==> job 8663 <==
==> flow/design.v (excerpt) <==
module cordic #(
    parameter WIDTH = 16,                
    parameter ITERATIONS = 12,           
    parameter MODE = 0                   
)(
    input wire clk,
    input wire rst_n,
    input wire start,                    
    input wire [WIDTH-1:0] x_in,         
    input wire [WIDTH-1:0] y_in,         
    input wire [WIDTH-1:0] z_in,         
    output reg done,                     
    output reg [WIDTH-1:0] x_out,        
    output reg [WIDTH-1:0] y_out,        
    output reg [WIDTH-1:0] z_out         
);
clock: 5.22 ns
lec_check: 0
abc_area: 1
cap_margin: 20
core_aspect_ratio: 1.33
core_margin: 2
core_utilization: 72
cts_cluster_diameter: 372
setup_slack_margin: -0.44
slew_margin: 20
run.sh (not shown) runs the stock make flow with config.mk's settings and CLKGATE_MAP_FILE=.
==> job 5303 (differences from job 8663) <==
==> flow/config.mk (replaced) <==
export PLATFORM = sky130hd
export DESIGN_NAME = cordic
export DESIGN_NICKNAME = cordic
export VERILOG_FILES = /design/flow/design.v
export SDC_FILE = /design/flow/constraint.sdc
export NUM_CORES = 4
export LEC_CHECK = 0
export CAP_MARGIN = 20
export CORE_MARGIN = 2
export CORE_UTILIZATION = 40
export SLEW_MARGIN = 20
==> flow/constraint.sdc (replaced) <==
create_clock -name core_clock -period 10.0 [get_ports {clk}]
set_input_delay 2.0000 -clock core_clock [delete_from_list [all_inputs] [get_ports {clk}]]
set_output_delay 2.0000 -clock core_clock [all_outputs]
set_load 0.01 [all_outputs]
==> flow_summary.yaml <==
# generated from flow reports
worst_setup_path:
  path_depth: 23
  critPathSlowestCell: "dfrtp_1"
  worstPathCellList: "buf_4 -> nor2_1 -> o21ai_0 -> o21ai_0 -> nand2_1 -> nand3_1 -> inv_1 -> ha_1 -> nor2_1 -> xor2_1 -> inv_1 -> ha_1 -> nand3_1 -> nand2_1 -> nand2_1 -> nand2_1 -> a21oi_1 -> o21ai_0 -> nand2_1 -> o21ai_0 -> a21oi_1 -> o21ai_0 -> nand3_1"
  worstPathArrival_ns: 4.57
layout:
  area_growth_pct: 15.4
  num-fill-cells: 769
logic_synthesis:
  synth_cell_types: 46
  ys_sh_mux_pct: 0
  synth_cells: 1347
final_timing:
  slew-limit-headroom_pct: 37.1
  clock_skew_ns: 0.0114
drt:
  totalWireLength_um: 27200
run_status:
  status: "timing/DRC/antenna clean"
-- figures above: job 8663

==> flow_summary.yaml <==
# generated from flow reports
logic_synthesis:
  synth_cells: 988
  ys_sh_mux_pct: 22.3
  synth_cell_types: 76
  ys_area_um2: 9320
layout:
  seq_share_pct: 24.4
  num-fill-cells: 2186
  finish.utilization_pct: 47.4
  clockNetworkAreaShare_pct: 2.72
run_status:
  status: "timing/DRC/antenna clean"
final_timing:
  clock_skew_ns: 0.0117
  fin_crit_sh_pct: 55.9
  max_freq_ghz: 0.179
worst_setup_path:
  worstPathCellList: "buf_4 -> inv_1 -> ha_1 -> nor2b_1 -> o31a_1 -> or4_1 -> nor3_1 -> a21oi_1 -> xor2_1 -> ha_1 -> a21o_1 -> a21o_1 -> a211oi_1 -> o21a_1 -> nor3_1 -> a2111oi_0 -> a31oi_1 -> o211a_1"
  path_depth: 18
  critPathSlowestCell: "buf_4"
drt:
  totalWireLength_um: 24600
-- figures above: job 5303


==> run Z: inputs <==
==> flow/design.v <==
/*verilator lint_off EOFNEWLINE*/
/*verilator lint_off WIDTHEXPAND*/
module cordic #(
    parameter WIDTH = 16,                
    parameter ITERATIONS = 12,           
    parameter MODE = 0                   
)(
    input wire clk,
    input wire rst_n,
    input wire start,                    
    input wire [WIDTH-1:0] x_in,         
    input wire [WIDTH-1:0] y_in,         
    input wire [WIDTH-1:0] z_in,         
    output reg done,                     
    output reg [WIDTH-1:0] x_out,        
    output reg [WIDTH-1:0] y_out,        
    output reg [WIDTH-1:0] z_out         
);
    localparam IDLE = 2'd0;
    localparam SETUP = 2'd1;
    localparam ITERATE = 2'd2;
    localparam DONE = 2'd3;
    reg [1:0] state, next_state;
    reg signed [WIDTH-1:0] x, y;
    reg [WIDTH-1:0] z;
    reg signed [WIDTH-1:0] x_next, y_next;
    reg [WIDTH-1:0] z_next;
    reg [$clog2(ITERATIONS)-1:0] iteration;
    function [WIDTH-1:0] atan_table;
        input [3:0] idx;
        begin
            case (idx)
                4'd0:  atan_table = 16'd8192;    
                4'd1:  atan_table = 16'd4836;    
                4'd2:  atan_table = 16'd2555;    
                4'd3:  atan_table = 16'd1297;    
                4'd4:  atan_table = 16'd651;     
                4'd5:  atan_table = 16'd326;     
                4'd6:  atan_table = 16'd163;     
                4'd7:  atan_table = 16'd81;      
                4'd8:  atan_table = 16'd41;      
                4'd9:  atan_table = 16'd20;      
                4'd10: atan_table = 16'd10;      
                4'd11: atan_table = 16'd5;       
                default: atan_table = 16'd0;
            endcase
        end
    endfunction
    always @(posedge clk or negedge rst_n) begin
        if (!rst_n) begin
            state <= IDLE;
            x <= 0;
            y <= 0;
            z <= 0;
            iteration <= 0;
            done <= 1'b0;
            x_out <= 0;
            y_out <= 0;
            z_out <= 0;
        end else begin
            state <= next_state;
            case (state)
                IDLE: begin
                    done <= 1'b0;
                end
                SETUP: begin
                    x <= x_in;
                    y <= y_in;
                    z <= z_in;
                    iteration <= 0;
                end
                ITERATE: begin
                    x <= x_next;
                    y <= y_next;
                    z <= z_next;
                    iteration <= iteration + 1;
                end
                DONE: begin
                    done <= 1'b1;
                    x_out <= x;
                    y_out <= y;
                    z_out <= z;
                end
            endcase
        end
    end
    always @(*) begin
        next_state = state;
        case (state)
            IDLE: begin
                if (start) begin
                    next_state = SETUP;
                end
            end
            SETUP: begin
                next_state = ITERATE;
            end
            ITERATE: begin
                if (iteration == ITERATIONS - 1) begin
                    next_state = DONE;
                end
            end
            DONE: begin
                next_state = IDLE;
            end
        endcase
    end
    wire [WIDTH-1:0] shift_x = x >>> iteration;
    wire [WIDTH-1:0] shift_y = y >>> iteration;
    always @(*) begin
        x_next = x;
        y_next = y;
        z_next = z;
        if (state == ITERATE) begin
            if (MODE == 0) begin
                if (z[WIDTH-1] == 1'b0) begin   
                    x_next = x - shift_y;
                    y_next = y + shift_x;
                    z_next = z - atan_table(iteration);
                end else begin   
                    x_next = x + shift_y;
                    y_next = y - shift_x;
                    z_next = z + atan_table(iteration);
                end
            end else begin
                if (y[WIDTH-1] == 1'b0) begin   
                    x_next = x + shift_y;
                    y_next = y - shift_x;
                    z_next = z + atan_table(iteration);
                end else begin   
                    x_next = x - shift_y;
                    y_next = y + shift_x;
                    z_next = z - atan_table(iteration);
                end
            end
        end
    end
endmodule
/*verilator lint_on EOFNEWLINE*/
/*verilator lint_on WIDTHEXPAND*/ 
==> flow/run.sh <==
#!/bin/bash
# the make line also repeats each setting of config.mk as NAME=value (left out here)
make -C /OpenROAD-flow-scripts/flow DESIGN_CONFIG=/design/flow/config.mk WORK_HOME=/design/flow/orfs CLKGATE_MAP_FILE= finish
==> flow/config.mk <==
export PLATFORM = sky130hd
export DESIGN_NAME = cordic
export DESIGN_NICKNAME = cordic
export VERILOG_FILES = /design/flow/design.v
export SDC_FILE = /design/flow/constraint.sdc
export NUM_CORES = 4
export LEC_CHECK = 0
export CAP_MARGIN = 40
export CORE_MARGIN = 2
export CORE_UTILIZATION = 72
export HOLD_SLACK_MARGIN = 0.29
export PLACE_DENSITY = 0.67
export SETUP_SLACK_MARGIN = -0.55
export SLEW_MARGIN = 40
==> flow/constraint.sdc <==
create_clock -name core_clock -period 7.27 [get_ports {clk}]
set_input_delay 1.4540 -clock core_clock [delete_from_list [all_inputs] [get_ports {clk}]]
set_output_delay 1.4540 -clock core_clock [all_outputs]
set_load 0.01 [all_outputs]
==> run D (differences from run Z) <==
Settings changed: ABC_AREA from default to 1, CTS_CLUSTER_DIAMETER from default to 372, CTS_CLUSTER_SIZE from default to 10, HOLD_SLACK_MARGIN 0.29 to default, PLACE_DENSITY 0.67 to default, SETUP_SLACK_MARGIN -0.55 to 1.09, SLEW_MARGIN 40 to 20.
==> flow/constraint.sdc (replaced) <==
create_clock -name core_clock -period 5.22 [get_ports {clk}]
set_input_delay 1.0440 -clock core_clock [delete_from_list [all_inputs] [get_ports {clk}]]
set_output_delay 1.0440 -clock core_clock [all_outputs]
set_load 0.01 [all_outputs]
==> run M (differences from run Z) <==
Settings changed: CAP_MARGIN 40 to 0, CORE_MARGIN 2 to 3, CORE_UTILIZATION 72 to 45, CTS_CLUSTER_DIAMETER from default to 332, CTS_CLUSTER_SIZE from default to 100, HOLD_SLACK_MARGIN 0.29 to default, PLACE_DENSITY 0.67 to default, SETUP_SLACK_MARGIN -0.55 to default, SLEW_MARGIN 40 to 20.
==> flow/constraint.sdc (replaced) <==
create_clock -name core_clock -period 10.0 [get_ports {clk}]
set_input_delay 2.0000 -clock core_clock [delete_from_list [all_inputs] [get_ports {clk}]]
set_output_delay 2.0000 -clock core_clock [all_outputs]
set_load 0.01 [all_outputs]
==> qor summary <==
| item | run Z | run D | run M |
|---|---|---|---|
| Avg Vias per Cell | 6.752 | 6.332 | 5.831 |
| CP max stage delay | 820 ps | 590 ps | 550 ps |
| Met1 demand-to-capacity share in global routing | 0.4605 | 0.5510 | 0.3108 |
| Post-synth net total | 1104 | 1463 | 1104 |
| Pin count of the biggest net entering global routing | 92 | 68 | 92 |
| Worst Hold Endpoint | done | x_out[13] | done |
| Sum of met3 wire segment lengths after detailed routing | 1.884 mm | 3.250 mm | 1.255 mm |
| Routing usage on met2 | 0.5941 | 0.6843 | 0.3652 |
| Layout-stage area growth over the synthesis result | 14.47% | 17.05% | 15.24% |
| Mapped Area | 9319 um^2 | 8865 um^2 | 9319 um^2 |
| RSZ-0062 raised after global routing | no | yes | no |
| Maximum clock skew at final layout | 6.561 ps | 10.75 ps | 14.26 ps |
| Number of rows created at floorplan | 41 | 40 | 52 |
| Capture point of the worst reg-to-reg path | z[15] | y[12] | z[15] |
| Outcome | timing/DRC/antenna clean | timing/DRC/antenna clean | timing/DRC/antenna clean |
| Post-synthesis chip area from yosys | 9319 um^2 | 8865 um^2 | 9319 um^2 |
